## JK
## softmax_4
module softmax_4 (
    input wire clk,
    input wire reset,
    input wire start,
    input wire [15:0] in0, in1, in2, in3,     
    output reg [7:0] out0, out1, out2, out3, 
    output reg done
);
Size in the first run: about 15,000 cells after synthesis, about 130 flip-flops, ~100 I/O pins, roughly 0.10 mm² of cells after synthesis.
clock: 27.5 ns
lec_check: 0
abc_area: 1
cap_margin: 0
core_margin: 2
core_utilization: 72
cts_cluster_diameter: 390
cts_cluster_size: 10
place_density: 0.4
slew_margin: 20
tns_end_percent: 5
run.sh (not shown) runs the stock make flow with config.mk's settings and CLKGATE_MAP_FILE=.
Run status, JK: aborted in detailed placement (3_5_place_dp), error DPL-0033
For MS, these inputs were changed with respect to JK:
# JK
export LEC_CHECK = 0
export ABC_AREA = 1
export CAP_MARGIN = 0
export CORE_MARGIN = 2
export CORE_UTILIZATION = 72
export CTS_CLUSTER_DIAMETER = 390
export CTS_CLUSTER_SIZE = 10
export PLACE_DENSITY = 0.4
export SLEW_MARGIN = 20
export TNS_END_PERCENT = 5
create_clock -name core_clock -period 27.5 [get_ports {clk}]
# MS
export LEC_CHECK = 0
export CAP_MARGIN = 20
export CORE_MARGIN = 2
export CORE_UTILIZATION = 57
export SLEW_MARGIN = 20
create_clock -name core_clock -period 48.8 [get_ports {clk}]
--- outcome ---
In MS the implementation ran to completion but is not tape-out ready, as the final checks report negative setup slack.
Delta(core utilization at floorplan, MS - JK) < 0
Fraction of synthesized area in multiplexers delta for MS relative to JK: 5.3 points higher
Area fraction in compound gates for MS: 6.7 points up relative to JK
Going from JK to MS, cell count listed in synth_stat.txt went down by 2,237; post-synthesis simple-gate area fraction went down by 4.3 points; unique cell type count in the Yosys netlist went up by 33; die boundary height went up by about 11%.
Compared with JK, MS shows overall die area that has gone up by more than 10%.
Per the comparison of MS with JK, xor/xnor share of the synthesized area dropped 2.2 points, netlist area before placement fell 1.8%.
Changes in AL relative to MS:
# MS
export LEC_CHECK = 0
export CAP_MARGIN = 20
export CORE_MARGIN = 2
export CORE_UTILIZATION = 57
export SLEW_MARGIN = 20
create_clock -name core_clock -period 48.8 [get_ports {clk}]
# AL
export LEC_CHECK = 0
export CAP_MARGIN = 20
export CORE_MARGIN = 2
export CORE_UTILIZATION = 40
export SETUP_SLACK_MARGIN = 5.0
export SLEW_MARGIN = 20
create_clock -name core_clock -period 57.9 [get_ports {clk}]
Results
Looking at the reports, AL completed the entire flow and the layout it produced met the timing, DRC and antenna checks. Sort AL and MS by footprint of the flip-flops and latches, ascending, and MS comes first. Looking at share of total power in combinational logic across AL and MS, the one that comes out higher is MS. AL vs MS: switching component of the power down.
Input changes introduced in TR (baseline for comparison: AL):
# AL
export LEC_CHECK = 0
export CAP_MARGIN = 20
export CORE_MARGIN = 2
export CORE_UTILIZATION = 40
export SETUP_SLACK_MARGIN = 5.0
export SLEW_MARGIN = 20
create_clock -name core_clock -period 57.9 [get_ports {clk}]
# TR
export LEC_CHECK = 0
export CAP_MARGIN = 20
export CELL_PAD_IN_SITES_DETAIL_PLACEMENT = 2
export CORE_MARGIN = 2
export CORE_UTILIZATION = 40
export PLACE_DENSITY = 0.48
export SLEW_MARGIN = 20
create_clock -name core_clock -period 49.7 [get_ports {clk}]
==> comparison <==
As far as share of synthesized cell area in and-or and or-and compound cells goes, AL and TR are indistinguishable; the numbers are identical. As far as total cells reported by yosys after synthesis goes, TR and AL are indistinguishable; the numbers are identical. The log for TR ends in detailed placement (3_5_place_dp) with error DPL-0033, so the run never completed. Net count after synthesis: AL vs TR — no meaningful difference. Post-synthesis chip area from yosys: AL vs TR identical. Status: total die area parity (AL, TR). Diff AL..TR | floorplan row count | unchanged. Diff TR..AL | parity-gate share of the synthesized area counting xor and xnor cells | unchanged. Total I/O pin count came out exactly the same in AL and TR. When TR is measured against AL, its routability-driven placement congestion ratio turns out about 0.9% higher.

* * *

The RTL this note starts from:
==> flow/design.v <==
module softmax_4 (
    input wire clk,
    input wire reset,
    input wire start,
    input wire [15:0] in0, in1, in2, in3,     
    output reg [7:0] out0, out1, out2, out3, 
    output reg done
);
    parameter IDLE = 2'd0, EXP = 2'd1, DIVIDE = 2'd2, DONE = 2'd3;
    reg [1:0] state;
    reg [15:0] exp0, exp1, exp2, exp3;
    wire [17:0] sum_exp;
    reg [7:0] result0, result1, result2, result3;
    always @(posedge clk or posedge reset) begin
        if (reset)
            state <= IDLE;
        else begin
            case (state)
                IDLE:    state <= (start) ? EXP : IDLE;
                EXP:     state <= DIVIDE;
                DIVIDE:  state <= DONE;
                DONE:    state <= IDLE;
                default: state <= IDLE;
            endcase
        end
    end
    wire [31:0] x_sq0, x_sq1, x_sq2, x_sq3;
    assign x_sq0 = in0 * in0;
    assign x_sq1 = in1 * in1;
    assign x_sq2 = in2 * in2;
    assign x_sq3 = in3 * in3;
    assign sum_exp = exp0 + exp1 + exp2 + exp3;
    always @(posedge clk) begin
        if (reset) begin
            exp0 <= 0; exp1 <= 0; exp2 <= 0; exp3 <= 0;
            done <= 0;
        end else begin
            case (state)
                EXP: begin
                    exp0 <= 16'd256 + in0 + (x_sq0 >> 9);
                    exp1 <= 16'd256 + in1 + (x_sq1 >> 9);
                    exp2 <= 16'd256 + in2 + (x_sq2 >> 9);
                    exp3 <= 16'd256 + in3 + (x_sq3 >> 9);
                end
                DIVIDE: begin
                    if (sum_exp != 0) begin
                        result0 <= ({8'd0, exp0} * 24'd255) / sum_exp;
                        result1 <= ({8'd0, exp1} * 24'd255) / sum_exp;
                        result2 <= ({8'd0, exp2} * 24'd255) / sum_exp;
                        result3 <= ({8'd0, exp3} * 24'd255) / sum_exp;
                    end else begin
                        result0 <= 0;
                        result1 <= 0;
                        result2 <= 0;
                        result3 <= 0;
                    end
                end
                DONE: begin
                    out0 <= result0;
                    out1 <= result1;
                    out2 <= result2;
                    out3 <= result3;
                    done <= 1;
                end
                default: begin
                    done <= 0;
                end
            endcase
        end
    end
endmodule
clock: 56.0 ns
lec_check: 0
cap_margin: 20
core_margin: 2
core_utilization: 68
cts_cluster_diameter: 351
cts_cluster_size: 98
slew_margin: 20
Then changed:
- CORE_UTILIZATION: 68 -> 66
- CTS_CLUSTER_DIAMETER: 351 -> not set
- CTS_CLUSTER_SIZE: 98 -> not set
- clock period: 56.0 -> 19.9 ns (I/O delays scaled with it)
Result:
- The changed run died in 5_1_grt
- synthesized cell count stays the same
- synthesized area stays the same
- die size climbs by 3.0%
Then changed:
- ABC_AREA: not set -> 1
- CORE_UTILIZATION: 66 -> 72
- CTS_CLUSTER_SIZE: not set -> 98
- clock period: 19.9 -> 56.0 ns (I/O delays scaled with it)
Outcome: The new run ended with an error in 5_1_grt, error GRT-0232; synthesized cell count came out higher by 18%; die area goes down by about 6.6%; synthesized area goes up by about 1.8%.
Then changed:
- ABC_AREA: 1 -> not set
- CORE_UTILIZATION: 72 -> 70
- CTS_CLUSTER_SIZE: 98 -> not set
- clock period: 56.0 -> 46.3 ns (I/O delays scaled with it)
=>
- This time the run never finished: it broke off in 4_1_cts
- die size went up by 0.99%
- synthesized cell count decreases by 15%
- synthesized area drops by 1.8%

* * *

== P ==
Starts from the design.v that is shown in full above.
clock: 49.7 ns
lec_check: 0
cap_margin: 30
cell_pad_in_sites_detail_placement: 2
core_margin: 2
core_utilization: 40
cts_cluster_diameter: 390
max_routing_layer: met4
place_density: 0.48
slew_margin: 20
The log for P ends in detailed placement (3_5_place_dp) with error DPL-0033, so the run never completed.
Input changes introduced in Q (baseline for comparison: P):
==> flow/config.mk <==
export PLATFORM = sky130hd
export DESIGN_NAME = softmax_4
export DESIGN_NICKNAME = softmax_4
export VERILOG_FILES = /design/flow/design.v
export SDC_FILE = /design/flow/constraint.sdc
export NUM_CORES = 4
export LEC_CHECK = 0
export CAP_MARGIN = 20
export CORE_MARGIN = 2
export CORE_UTILIZATION = 52
export SLEW_MARGIN = 20
==> flow/constraint.sdc <==
create_clock -name core_clock -period 55.4 [get_ports {clk}]
set_input_delay 11.0800 -clock core_clock [delete_from_list [all_inputs] [get_ports {clk}]]
set_output_delay 11.0800 -clock core_clock [all_outputs]
set_load 0.01 [all_outputs]
[summary]
Q went all the way through the flow, and no timing, DRC or antenna check failed.
P never completed; the flow aborted with a tool error in detailed placement (3_5_place_dp).
The die used by Q is smaller than the one used by P.
Core region area went down by more than 10% going from P to Q.
Q gives more pre-placement core utilization than P did.
The number of rows in the core area in Q is 0.874 times that in P.
> inputs changed (Q -> R)
--- a/flow/config.mk
+++ b/flow/config.mk
@@ -9,3 +9,3 @@
 export CORE_MARGIN = 2
-export CORE_UTILIZATION = 52
+export CORE_UTILIZATION = 58
 export SLEW_MARGIN = 20
==> flow/constraint.sdc <==
create_clock -name core_clock -period 56.0 [get_ports {clk}]
set_input_delay 11.2000 -clock core_clock [delete_from_list [all_inputs] [get_ports {clk}]]
set_output_delay 11.2000 -clock core_clock [all_outputs]
set_load 0.01 [all_outputs]
==> results <==
Against Q as the reference, R delivers a higher number of clock buffers in the layout.
NOTE: cell count in R falls short of that of Q
From Q to R the numbers moved as follows: data required time at the worst endpoint now larger, sequential power comparable.
Input-level comparison between S and R:
--- a/flow/config.mk
+++ b/flow/config.mk
@@ -9,3 +9,3 @@
 export CORE_MARGIN = 2
-export CORE_UTILIZATION = 58
+export CORE_UTILIZATION = 63
 export SLEW_MARGIN = 20
==> flow/constraint.sdc <==
create_clock -name core_clock -period 46.3 [get_ports {clk}]
set_input_delay 9.2600 -clock core_clock [delete_from_list [all_inputs] [get_ports {clk}]]
set_output_delay 9.2600 -clock core_clock [all_outputs]
set_load 0.01 [all_outputs]
Findings:
S vs R: core utilization before placement up. Lower pre-CTS worst setup slack was reported by S, not R. Min post-CTS resize count across S and R: R. S is listed as incomplete: the tool reported an error in global routing (5_1_grt) and the run ended there. Chip area in the Yosys report of S is on par with R. In the reports for S and R, the larger HPWL after detailed placement belongs to S. Diff S and R: number of cell rows lower in S. Cmp S vs R: area of the die lower in S. S: die width is about 4% lower than what R reported.
No activity file was given, so power comes from the tool's default toggle rates.
